==> flow/design.v (excerpt) <==
module USER_PRJ1 #( parameter pADDR_WIDTH   = 12,
                   parameter pDATA_WIDTH   = 32
                 )
(
  output wire                        awready,
  output wire                        arready,
  output wire                        wready,
  output wire                        rvalid,
  output wire  [(pDATA_WIDTH-1) : 0] rdata,
  input  wire                        awvalid,
  input  wire                [11: 0] awaddr,
  input  wire                        arvalid,
  input  wire                [11: 0] araddr,
  input  wire                        wvalid,
  input  wire  [(pDATA_WIDTH-1) : 0] wdata,
  input  wire                        rready,
  input  wire                        ss_tvalid,
  input  wire  [(pDATA_WIDTH-1) : 0] ss_tdata,
  input  wire                        sm_tready,
  output wire                        ss_tready,
  output wire                        sm_tvalid,
  output wire  [(pDATA_WIDTH-1) : 0] sm_tdata,
  input  wire                        axi_clk,
  input  wire                        axi_reset_n
);
wire [3:0]  tap_WE;
wire        tap_EN;
wire [11:0] tap_A;
  ...
export LEC_CHECK = 0
export CAP_MARGIN = 5
export CORE_MARGIN = 2
export CORE_UTILIZATION = 72
export CTS_CLUSTER_SIZE = 42
export PLACE_DENSITY = 0.65
export SETUP_SLACK_MARGIN = 1.14
export SLEW_MARGIN = 20
create_clock -name core_clock -period 6.44 [get_ports {axi_clk}]
run.sh (not shown) runs the stock make flow with config.mk's settings and CLKGATE_MAP_FILE=.
The baseline completed and failed the layout checks on setup timing.
Change:
- CAP_MARGIN: 5 -> 40
- CTS_CLUSTER_SIZE: 42 -> 50
- PLACE_DENSITY: 0.65 -> 0.64
- SETUP_SLACK_MARGIN: 1.14 -> 1.33
- clock period: 6.44 -> 5.22 ns (I/O delays scaled with it)
The new run finished but failed the layout checks on setup timing.
Core utilization grows by 2.3 points.
Design area rises by a few percent.
Die size is unchanged.
Setup slack got worse by 1.2 ns.
Wire length goes up by roughly a tenth.
Non-clock buffer count rose by 89.
Count of clock-buffer cells in the layout goes down by 8.
Area after synthesis is unchanged.
Change:
- ABC_AREA: not set -> 1
- CAP_MARGIN: 40 -> 20
- CTS_CLUSTER_SIZE: 50 -> not set
- PLACE_DENSITY: 0.64 -> 0.4
- SETUP_SLACK_MARGIN: 1.33 -> not set
- TNS_END_PERCENT: not set -> 5
- clock period: 5.22 -> 4.77 ns (I/O delays scaled with it)
Effect: The new run finished with setup timing left. Global-route usage goes down by 2.0 points. Final area goes up by 1.7%. Worst setup slack is worse by 0.051 ns. Non-clock buffer count goes down by 15. First-iteration DRC count goes up by 17%.

Setup of tundra:
USER_PRJ1 again, from the RTL that the note above started with.
make LEC_CHECK=0 ABC_AREA=1 CAP_MARGIN=35 CORE_ASPECT_RATIO=0.72 CORE_MARGIN=2 CORE_UTILIZATION=72 CTS_CLUSTER_DIAMETER=53 CTS_CLUSTER_SIZE=10 HOLD_SLACK_MARGIN=0.26 PLACE_DENSITY=0.4 SLEW_MARGIN=20 TNS_END_PERCENT=5 finish   # period 4.77 ns
tundra finished all stages; layout check result: FAIL, due to setup timing.
#### Input delta (amber over tundra)
- PLACE_DENSITY: 0.4 -> 0.36
- HOLD_SLACK_MARGIN: 0.26 -> unset
- CTS_CLUSTER_DIAMETER: 53 -> unset
- CORE_ASPECT_RATIO: 0.72 -> unset
- CTS_CLUSTER_SIZE: 10 -> 44
- TNS_END_PERCENT: 5 -> unset
- ABC_AREA: 1 -> 0
- CAP_MARGIN: 35 -> 20
- the clock period (ns, I/O delays scaled along): 4.77 -> 4.86
Notes after the runs:
From the logs: amber reached the end of the flow and failed the layout checks with setup timing. tundra → amber: area after synthesis shows a reduction of 2600 µm², area of the placeable core decreased by 4.3% relative to the old numbers, synthesized-area fraction occupied by ao, oa, aoi and oai cells grew by 2.7 points. Sort amber and tundra by final area, descending, and tundra comes first. amber vs. tundra: initial core utilization went down by 0.48 points. Of amber and tundra, the higher height of the die belongs to amber. First-iteration DRC count in amber is 1274 below tundra. amber vs tundra, buffers plus inverters on the worst setup path went down by 1.
diff inputs: amber => garnet
- CTS_CLUSTER_SIZE: 44 -> unset
- ABC_AREA: 0 -> unset
- PLACE_DENSITY: 0.36 -> unset
- the clock period (ns, I/O delays scaled along): 4.86 -> 6.84
Results
- garnet finished all stages; however, its layout fails the closing checks, the failures being setup timing.
- Comparing insertion delay to the later sink of the worst-skew pair for garnet and amber, the bigger number came from amber.
- As far as highest clock frequency the design can meet is concerned, amber and garnet perform about the same.
- From garnet to amber, post-synthesis mux area share did not move at all.
- Via count, garnet and amber, lower one = garnet.
Here is what was changed in the inputs of onyx compared with garnet.
- changing CORE_UTILIZATION from 72 to 31
- changing the clock period (ns, I/O delays scaled along) from 6.84 to 8.59
## What came out
- Comparing garnet against onyx, there is no change at all in count of distinct cell types in the synthesized netlist.
- [compare] base=garnet new=onyx: minimum setup slack among reg-to-reg paths increased 690 ps, final standard cell area without fillers went down by 250 µm².
- Going from garnet to onyx, data arrival time at the worst-slack endpoint now larger, total wire length after detailed routing rose by about 1.8%, count of cell instances traversed by the critical path went up about 4%.
- More vias were needed by garnet than by onyx.
- onyx completed every stage of the flow, and the final layout passed the timing, design-rule and antenna checks.
- Combined global-route utilization of all metal layers | onyx below garnet
- Across both runs, setup slack was higher for onyx than for garnet.
### onyx -> violet
- swapping 31 for 51 in CORE_UTILIZATION
- putting ABC_AREA at 1 where nothing was set
- putting TNS_END_PERCENT at 10 where nothing was set
- swapping 8.59 for 5.78 in the clock period (ns, I/O delays scaled along)
==> results <==
- Number of detailed-route iterations in the first pass in violet is 2 higher than in onyx
- In violet the implementation ran to completion but is not tape-out ready, as the final checks report setup timing.
- Delta (violet minus onyx): path depth of the worst reg2reg path went down by about 4%; wire length on met2 went up by 9.1%.
- violet vs onyx: core utilization before placement up
- Post-synthesis to final-layout area growth, onyx and violet: higher on violet

USER_PRJ1 again, from the RTL that the note above started with.
clock: 8.76 ns
lec_check: 0
abc_area: 1
cap_margin: 20
cell_pad_in_sites_detail_placement: 1
cell_pad_in_sites_global_placement: 0
core_margin: 3
core_utilization: 72
max_routing_layer: met4
place_density_lb_addon: 0.05
slew_margin: 0
The first run never finished: it broke off in 3_5_place_dp.
Change:
ABC_AREA = unset   (was 1)
CELL_PAD_IN_SITES_DETAIL_PLACEMENT = unset   (was 1)
CELL_PAD_IN_SITES_GLOBAL_PLACEMENT = unset   (was 0)
CORE_MARGIN = 2   (was 3)
MAX_ROUTING_LAYER = unset   (was met4)
PLACE_DENSITY = 0.4   (was unset)
PLACE_DENSITY_LB_ADDON = unset   (was 0.05)
SLEW_MARGIN = 20   (was 0)
clock period = 5.61 ns   (was 8.76 ns; I/O delays follow)
This time the run ran to the end with violations: setup timing; die area shrinks by 6.3%; synthesized area shrinks by 4.9%; synthesized cell count shrinks by 27%.
Change:
CORE_UTILIZATION = 56   (was 72)
PLACE_DENSITY = unset   (was 0.4)
SETUP_SLACK_MARGIN = 1.69   (was unset)
clock period = 6.36 ns   (was 5.61 ns; I/O delays follow)
Result: The new run finished but fails on setup timing; register-to-register slack improved by 0.76 ns; hold slack is better by 0.11 ns; non-clock buffer count is higher by 47; die area increases by 28%; cell count goes up by 6.3%; design area rose by 2.2%; routed wire length came out lower by 4.7%; area after synthesis is unchanged.
Change:
CORE_UTILIZATION = 72   (was 56)
CTS_CLUSTER_SIZE = 43   (was unset)
PLACE_DENSITY = 0.66   (was unset)
SETUP_SLACK_MARGIN = 1.72   (was 1.69)
clock period = 5.99 ns   (was 6.36 ns; I/O delays follow)
- The changed run ran to the end with violations: setup timing
- critical path depth is lower by 4
- register-to-register slack got worse by 0.54 ns
- wire length rises by 12%
- utilization rises by 19 points
- clock-buffer cell count grows by 1
- setup slack got worse by 0.54 ns
- final area stays flat

USER_PRJ1 again, from the RTL that the note above started with.
export LEC_CHECK = 0
export ABC_AREA = 1
export CAP_MARGIN = 0
export CORE_ASPECT_RATIO = 0.72
export CORE_MARGIN = 2
export CORE_UTILIZATION = 72
export CTS_CLUSTER_DIAMETER = 373
export CTS_CLUSTER_SIZE = 10
export HOLD_SLACK_MARGIN = 0.26
export PLACE_DENSITY = 0.4
export SLEW_MARGIN = 20
export TNS_END_PERCENT = 5
create_clock -name core_clock -period 4.77 [get_ports {axi_clk}]
The baseline ran to the end with violations: setup timing.
Change:
Settings changed: ABC_AREA 1 to not set, CAP_MARGIN 0 to 20, CORE_ASPECT_RATIO 0.72 to not set, CTS_CLUSTER_DIAMETER 373 to not set, CTS_CLUSTER_SIZE 10 to not set, HOLD_SLACK_MARGIN 0.26 to not set, PLACE_DENSITY 0.4 to 0.65, SETUP_SLACK_MARGIN set to 1.14, TNS_END_PERCENT 5 to not set.
Clock period 4.77 ns to 6.44 ns, I/O delays scaled along.
The new run finished but fails on setup timing.
Routed wire length goes down by a few percent.
Final cell count decreases by a quarter to a third.
Core utilization increases by 0.22 points.
Via count came out lower by about a fifth.
Cell area shrinks by a few percent.
Clock-buffer cell count fell by 41.
Die size goes down by a few percent.
Clock skew went up by 0.0073 ns.
